// ram_tester
module ram_tester
#(
     parameter AXI_ID           = 0
)
(
     input          clk_i
    ,input          rst_i
    ,input          cfg_awvalid_i
    ,input  [31:0]  cfg_awaddr_i
    ,input          cfg_wvalid_i
    ,input  [31:0]  cfg_wdata_i
    ,input  [3:0]   cfg_wstrb_i
    ,input          cfg_bready_i
    ,input          cfg_arvalid_i
    ,input  [31:0]  cfg_araddr_i
    ,input          cfg_rready_i
    ,input          outport_awready_i
    ,input          outport_wready_i
    ,input          outport_bvalid_i
    ,input  [1:0]   outport_bresp_i
    ,input  [3:0]   outport_bid_i
    ,input          outport_arready_i
    ,input          outport_rvalid_i
    ,input  [31:0]  outport_rdata_i
    ,input  [1:0]   outport_rresp_i
    ,input  [3:0]   outport_rid_i
    ,input          outport_rlast_i
    ,output         cfg_awready_o
    ,output         cfg_wready_o
    ,output         cfg_bvalid_o
    ,output [1:0]   cfg_bresp_o
    ,output         cfg_arready_o
    ,output         cfg_rvalid_o
    ,output [31:0]  cfg_rdata_o
    ,output [1:0]   cfg_rresp_o
    ,output         outport_awvalid_o
    ,output [31:0]  outport_awaddr_o
    ,output [3:0]   outport_awid_o
    ,output [7:0]   outport_awlen_o
    ,output [1:0]   outport_awburst_o
    ,output         outport_wvalid_o
    ,output [31:0]  outport_wdata_o
    ,output [3:0]   outport_wstrb_o
    ,output         outport_wlast_o
    ,output         outport_bready_o
    ,output         outport_arvalid_o
    ,output [31:0]  outport_araddr_o
    ,output [3:0]   outport_arid_o
    ,output [7:0]   outport_arlen_o
    ,output [1:0]   outport_arburst_o
    ,output         outport_rready_o
);
Size in the first run: about 5,100 cells after synthesis, about 1,000 flip-flops.
Settings: LEC_CHECK=0, ABC_AREA=1, CAP_MARGIN=20, CELL_PAD_IN_SITES_GLOBAL_PLACEMENT=0, CORE_MARGIN=2, CORE_UTILIZATION=72, CTS_CLUSTER_DIAMETER=349, CTS_CLUSTER_SIZE=39, MIN_ROUTING_LAYER=met1, PLACE_DENSITY=0.64, SETUP_SLACK_MARGIN=1.33, SLEW_MARGIN=10; clock period 5.01 ns.
run.sh (not shown) runs the stock make flow with config.mk's settings and CLKGATE_MAP_FILE=.
The first run failed in 5_1_grt.
Rerun with:
Settings changed: ABC_AREA 1 to default, CELL_PAD_IN_SITES_GLOBAL_PLACEMENT 0 to default, CORE_UTILIZATION 72 to 40, CTS_CLUSTER_DIAMETER 349 to default, CTS_CLUSTER_SIZE 39 to default, MIN_ROUTING_LAYER met1 to default, PLACE_DENSITY 0.64 to default, SETUP_SLACK_MARGIN 1.33 to default, SLEW_MARGIN 10 to 20.
Clock period 5.01 ns to 6.26 ns, I/O delays scaled along.
=> This time the run finished with setup timing left; area after synthesis shrinks by 3.5%; synthesized cell count shrinks by 20%; die size grows by 72%.
Rerun with:
Settings changed: ABC_AREA from default to 1, CORE_UTILIZATION 40 to 68, TNS_END_PERCENT from default to 15.
Clock period 6.26 ns to 8.32 ns, I/O delays scaled along.
The new run produced a clean layout. Sequential power falls by 28%. Synthesized cell count went up by 26%. Critical path depth grows by 8.

---

Setup of job 6000:
Starting RTL as in the previous note.
Design ram_tester, start of the top module:
module ram_tester
#(
     parameter AXI_ID           = 0
)
(
     input          clk_i
    ,input          rst_i
    ,input          cfg_awvalid_i
    ,input  [31:0]  cfg_awaddr_i
    ,input          cfg_wvalid_i
    ,input  [31:0]  cfg_wdata_i
    ,input  [3:0]   cfg_wstrb_i
    ,input          cfg_bready_i
    ,input          cfg_arvalid_i
    ,input  [31:0]  cfg_araddr_i
    ,input          cfg_rready_i
    ,input          outport_awready_i
    ,input          outport_wready_i
    ,input          outport_bvalid_i
    ,input  [1:0]   outport_bresp_i
    ,input  [3:0]   outport_bid_i
    ,input          outport_arready_i
    ,input          outport_rvalid_i
    ,input  [31:0]  outport_rdata_i
    ,input  [1:0]   outport_rresp_i
    ,input  [3:0]   outport_rid_i
    ,input          outport_rlast_i
    ,output         cfg_awready_o
    ,output         cfg_wready_o
    ,output         cfg_bvalid_o
    ,output [1:0]   cfg_bresp_o
    ,output         cfg_arready_o
    ,output         cfg_rvalid_o
    ,output [31:0]  cfg_rdata_o
    ,output [1:0]   cfg_rresp_o
    ,output         outport_awvalid_o
    ,output [31:0]  outport_awaddr_o
    ,output [3:0]   outport_awid_o
    ,output [7:0]   outport_awlen_o
    ,output [1:0]   outport_awburst_o
    ,output         outport_wvalid_o
    ,output [31:0]  outport_wdata_o
    ,output [3:0]   outport_wstrb_o
    ,output         outport_wlast_o
    ,output         outport_bready_o
    ,output         outport_arvalid_o
    ,output [31:0]  outport_araddr_o
    ,output [3:0]   outport_arid_o
    ,output [7:0]   outport_arlen_o
    ,output [1:0]   outport_arburst_o
    ,output         outport_rready_o
);
reg awvalid_q;
reg wvalid_q;
wire wr_cmd_accepted_w  = (cfg_awvalid_i && cfg_awready_o) || awvalid_q;
wire wr_data_accepted_w = (cfg_wvalid_i  && cfg_wready_o)  || wvalid_q;
always @ (posedge clk_i or posedge rst_i)
if (rst_i)
    awvalid_q <= 1'b0;
  ...
clock: 6.5 ns
lec_check: 0
cap_margin: 5
cell_pad_in_sites_detail_placement: 1
cell_pad_in_sites_global_placement: 1
core_aspect_ratio: 1.3
core_margin: 6
core_utilization: 37
cts_cluster_diameter: 73
gpl_routability_driven: 1
gpl_timing_driven: 1
max_routing_layer: met5
min_routing_layer: met1
place_density: 0.42
slew_margin: 40
tns_end_percent: 20
The inputs of job 2042 differ from those of job 6000 as listed below.
- an added SETUP_SLACK_MARGIN of 0.83
- a change of CORE_MARGIN from 6 to 2
- a deleted TNS_END_PERCENT that had been 20
- a deleted GPL_ROUTABILITY_DRIVEN that had been 1
- a deleted MAX_ROUTING_LAYER that had been met5
- a deleted CELL_PAD_IN_SITES_GLOBAL_PLACEMENT that had been 1
- a deleted GPL_TIMING_DRIVEN that had been 1
- a change of PLACE_DENSITY from 0.42 to 0.65
- a deleted CORE_ASPECT_RATIO that had been 1.3
- a deleted CELL_PAD_IN_SITES_DETAIL_PLACEMENT that had been 1
- a change of CAP_MARGIN from 5 to 20
- a change of SLEW_MARGIN from 40 to 20
- a change of CORE_UTILIZATION from 37 to 72
- a deleted MIN_ROUTING_LAYER that had been met1
- a deleted CTS_CLUSTER_DIAMETER that had been 73
- a change of the clock period (ns, I/O delays scaled along) from 6.5 to 5.85
Job 2042: complete, dirty (negative setup slack)
Delta (job 2042 minus job 6000): placed instance count now smaller; area fraction in compound gates after synthesis saw little to no change; core occupancy in the finished layout rose 42 points; number of tap cells inserted went down by 806; post-cts sizing count went up.
From job 6000 to job 2042 the numbers moved as follows: area of all placed cells without fillers has decreased; count of buffering cells on the critical path with inverters included shows an increase of 1.
As of job 2042, total power had risen by more than 10% compared to job 6000.
diff inputs: job 2042 => job 4022
- putting ABC_AREA at 1 where nothing was set
- clearing PLACE_DENSITY, which used to be 0.65
- putting CTS_CLUSTER_SIZE at 100 where nothing was set
- putting CORE_ASPECT_RATIO at 1.33 where nothing was set
- swapping 0.83 for 0.62 in SETUP_SLACK_MARGIN
- putting CTS_CLUSTER_DIAMETER at 385 where nothing was set
- putting TNS_END_PERCENT at 10 where nothing was set
- swapping 5.85 for 3.59 in the clock period (ns, I/O delays scaled along)
Findings:
Cell count in the Yosys report grows by more than a quarter when moving from job 2042 to job 4022.
Job 4022 and job 2042 ended up with nearly the same area fraction in full adders, half adders and majority gates.
Of the two candidates, job 2042 has the better placement-stage worst setup slack and job 4022 the worse one.
Job 4022 ended up with a higher estimated wirelength of the detail-placed design than job 2042 did.
Job 4022 ended up with a higher area of the die than job 2042 did.
Compared with job 2042, job 4022 shows width of the chip that has gone down by more than 10%.
Compared with job 2042, job 4022 shows instance count of the mapped netlist higher by 1,046.
STATUS core box area: job 4022 loses against job 2042
Job 4022 terminated abnormally: global routing reported GRT-0232.
Power and IR drop assume default switching activity.
